build 3:
// mat_mul
module mat_mul #
	(
        parameter integer DIM_LOG = 2,     
        parameter integer DIM = 2**DIM_LOG,
        parameter integer SIZE = DIM*DIM,
        parameter integer SIZE_LOG = 2*DIM_LOG,
        parameter integer DATA_WIDTH = 32
    )
    (
		input wire  s00_axi_aclk,
		input wire  s00_axi_aresetn,
		output wire  s00_axis_tready,
		input wire [DATA_WIDTH-1 : 0] s00_axis_tdata,
		input wire  s00_axis_tlast,
        input wire  s00_axis_tvalid,
		output wire  m00_axis_tvalid,
        output wire [DATA_WIDTH-1 : 0] m00_axis_tdata,
        output wire [(DATA_WIDTH/8)-1 : 0] m00_axis_tstrb,
        output wire  m00_axis_tlast,
        input wire  m00_axis_tready,
        input wire sel,
        input wire start
    );
clock: 8.65 ns
lec_check: 0
cap_margin: 20
core_margin: 2
core_utilization: 40
place_density: 0.6
slew_margin: 20
run.sh (not shown) runs the stock make flow with config.mk's settings and CLKGATE_MAP_FILE=.
Build 3 completed every stage of the flow, and the final layout passed the timing, design-rule and antenna checks.
What build 10 does differently from build 3 at the input level:
--- a/flow/config.mk
+++ b/flow/config.mk
@@ -7,0 +8 @@
+export ABC_AREA = 1
@@ -10,2 +11,2 @@
-export CORE_UTILIZATION = 40
-export PLACE_DENSITY = 0.6
+export CORE_UTILIZATION = 70
+export CTS_CLUSTER_SIZE = 90
==> flow/constraint.sdc <==
create_clock -name core_clock -period 4.8 [get_ports {s00_axi_aclk}]
set_input_delay 0.9600 -clock core_clock [delete_from_list [all_inputs] [get_ports {s00_axi_aclk}]]
set_output_delay 0.9600 -clock core_clock [all_outputs]
set_load 0.01 [all_outputs]
Notes after the runs:
- Finished, but not clean: build 10, with negative setup slack.
- Going from build 3 to build 10, the core region area was found to have gone down by 79,000 sq um.
- Build 10 — hold slack 0.078 ns higher, build 3 as reference
- Comparing build 3 and build 10, the higher wire length of the first global-routing pass is on build 10.
- Looking at number of nets in the layout, build 10 sits 2,561 above build 3.
- Build 10 ended with more post-placement cell count than build 3.
- Summary: with build 3 as the reference, distinct cell type count of the synthesized netlist in build 10 moved down by a little under 10%.
- Looking at wire length across both flows, build 10 is the weaker of the two, with build 3 ahead.
diff inputs: build 10 => build 60
--- a/flow/config.mk
+++ b/flow/config.mk
@@ -12 +12,2 @@
-export CTS_CLUSTER_SIZE = 90
+export CTS_CLUSTER_SIZE = 93
+export PLACE_DENSITY = 0.6
==> flow/constraint.sdc <==
create_clock -name core_clock -period 6.05 [get_ports {s00_axi_aclk}]
set_input_delay 1.2100 -clock core_clock [delete_from_list [all_inputs] [get_ports {s00_axi_aclk}]]
set_output_delay 1.2100 -clock core_clock [all_outputs]
set_load 0.01 [all_outputs]
--- outcome ---
From build 10 to build 60 the numbers moved as follows: final critical-path setup slack went up; post-layout minimum cycle time went up; final design area excluding fillers went down.
Taking build 60 over build 10, the critical path depth ratio works out to 0.931.
Build 60: all stages done; final checks FAILED (negative setup slack).
In build 60 relative to build 10, global-route wire length before repair had gone down by a few percent.
Higher pre-CTS worst setup slack among build 10 and build 60: build 60
Build 60 ends up with a total vias in the final route that is 0.92% lower than in build 10.
Of build 10 and build 60, build 10 shows the lower proportion of cell area occupied by registers, with build 60 above it.
Core utilization ended up 0.61 points lower on build 60 than on build 10.
Data arrival at the endpoint of the critical path: build 10 and build 60 compared, lower one is build 60


## job 8110
mat_mul again, from the RTL that the note above started with.
Design mat_mul, start of the top module:
module mat_mul #
	(
        parameter integer DIM_LOG = 2,     
        parameter integer DIM = 2**DIM_LOG,
        parameter integer SIZE = DIM*DIM,
        parameter integer SIZE_LOG = 2*DIM_LOG,
        parameter integer DATA_WIDTH = 32
    )
    (
		input wire  s00_axi_aclk,
		input wire  s00_axi_aresetn,
		output wire  s00_axis_tready,
		input wire [DATA_WIDTH-1 : 0] s00_axis_tdata,
		input wire  s00_axis_tlast,
        input wire  s00_axis_tvalid,
		output wire  m00_axis_tvalid,
        output wire [DATA_WIDTH-1 : 0] m00_axis_tdata,
        output wire [(DATA_WIDTH/8)-1 : 0] m00_axis_tstrb,
        output wire  m00_axis_tlast,
        input wire  m00_axis_tready,
        input wire sel,
        input wire start
    );
clock: 6.76 ns
lec_check: 0
cap_margin: 5
cell_pad_in_sites_detail_placement: 1
cell_pad_in_sites_global_placement: 1
core_margin: 2
core_utilization: 30
cts_cluster_size: 25
gpl_routability_driven: 1
gpl_timing_driven: 0
hold_slack_margin: 0.08
min_routing_layer: met2
place_density_lb_addon: 0.18
slew_margin: 20
tns_end_percent: 40
Every stage of job 8110 finished as expected; the final checks, on the other hand, flagged setup timing, which means the layout fails.
> inputs changed (job 8110 -> job 6279)
Settings: removing CELL_PAD_IN_SITES_GLOBAL_PLACEMENT (formerly 1); changing CAP_MARGIN from 5 to 20; setting SETUP_SLACK_MARGIN to 2.77 for the first time; removing TNS_END_PERCENT (formerly 40); removing HOLD_SLACK_MARGIN (formerly 0.08); removing GPL_TIMING_DRIVEN (formerly 0); removing MIN_ROUTING_LAYER (formerly met2); removing GPL_ROUTABILITY_DRIVEN (formerly 1); changing PLACE_DENSITY_LB_ADDON from 0.18 to 0.02; changing CORE_UTILIZATION from 30 to 72; removing CELL_PAD_IN_SITES_DETAIL_PLACEMENT (formerly 1); changing the clock period (ns, I/O delays scaled along) from 6.76 to 9.58.
### Flow results
- The launching element of the worst setup path comes out mat_B[3] in one run and mat_B[4] in the other, namely in job 6279 and job 8110 respectively.
- Diff job 8110 -> job 6279: minimum setup slack in the final design moved up, clock skew went down by 0.038 ns.
- Final instance count without filler cells shrinks by more than a quarter when moving from job 8110 to job 6279.
- Job 6279 did not stop at any stage, and its layout met the timing, design-rule and antenna checks.
Changes in job 4464 relative to job 6279:
Settings: changing PLACE_DENSITY_LB_ADDON from 0.02 to 0.06; removing SETUP_SLACK_MARGIN (formerly 2.77); setting ABC_AREA to 1 for the first time; changing CTS_CLUSTER_SIZE from 25 to 90; changing the clock period (ns, I/O delays scaled along) from 9.58 to 5.09.
--- outcome ---
Compared with job 6279, in job 4464 utilization of the core after routing did not really move, number of distinct library cell variants in the gate-level netlist after synthesis decreased 5.
Of job 6279 and job 4464, job 4464 shows the lower global-route total usage across every layer, with job 6279 above it.
The via density per instance in job 4464 was lower than what job 6279 gave.
Layout checks on job 4464: not met. Flow itself completed; violations: setup timing.
Cmp job 4464 vs job 6279: maximum cell stage delay along the critical path higher in job 4464
Job 4464 vs. job 6279: number of cells on the critical path went down by 1.
From job 6279 to job 4464 the numbers moved as follows: global-route wire length before repair has decreased; total CTS buffers higher; overall routed net length dropped about 10%; post-cts gate resize count shrank by 51.
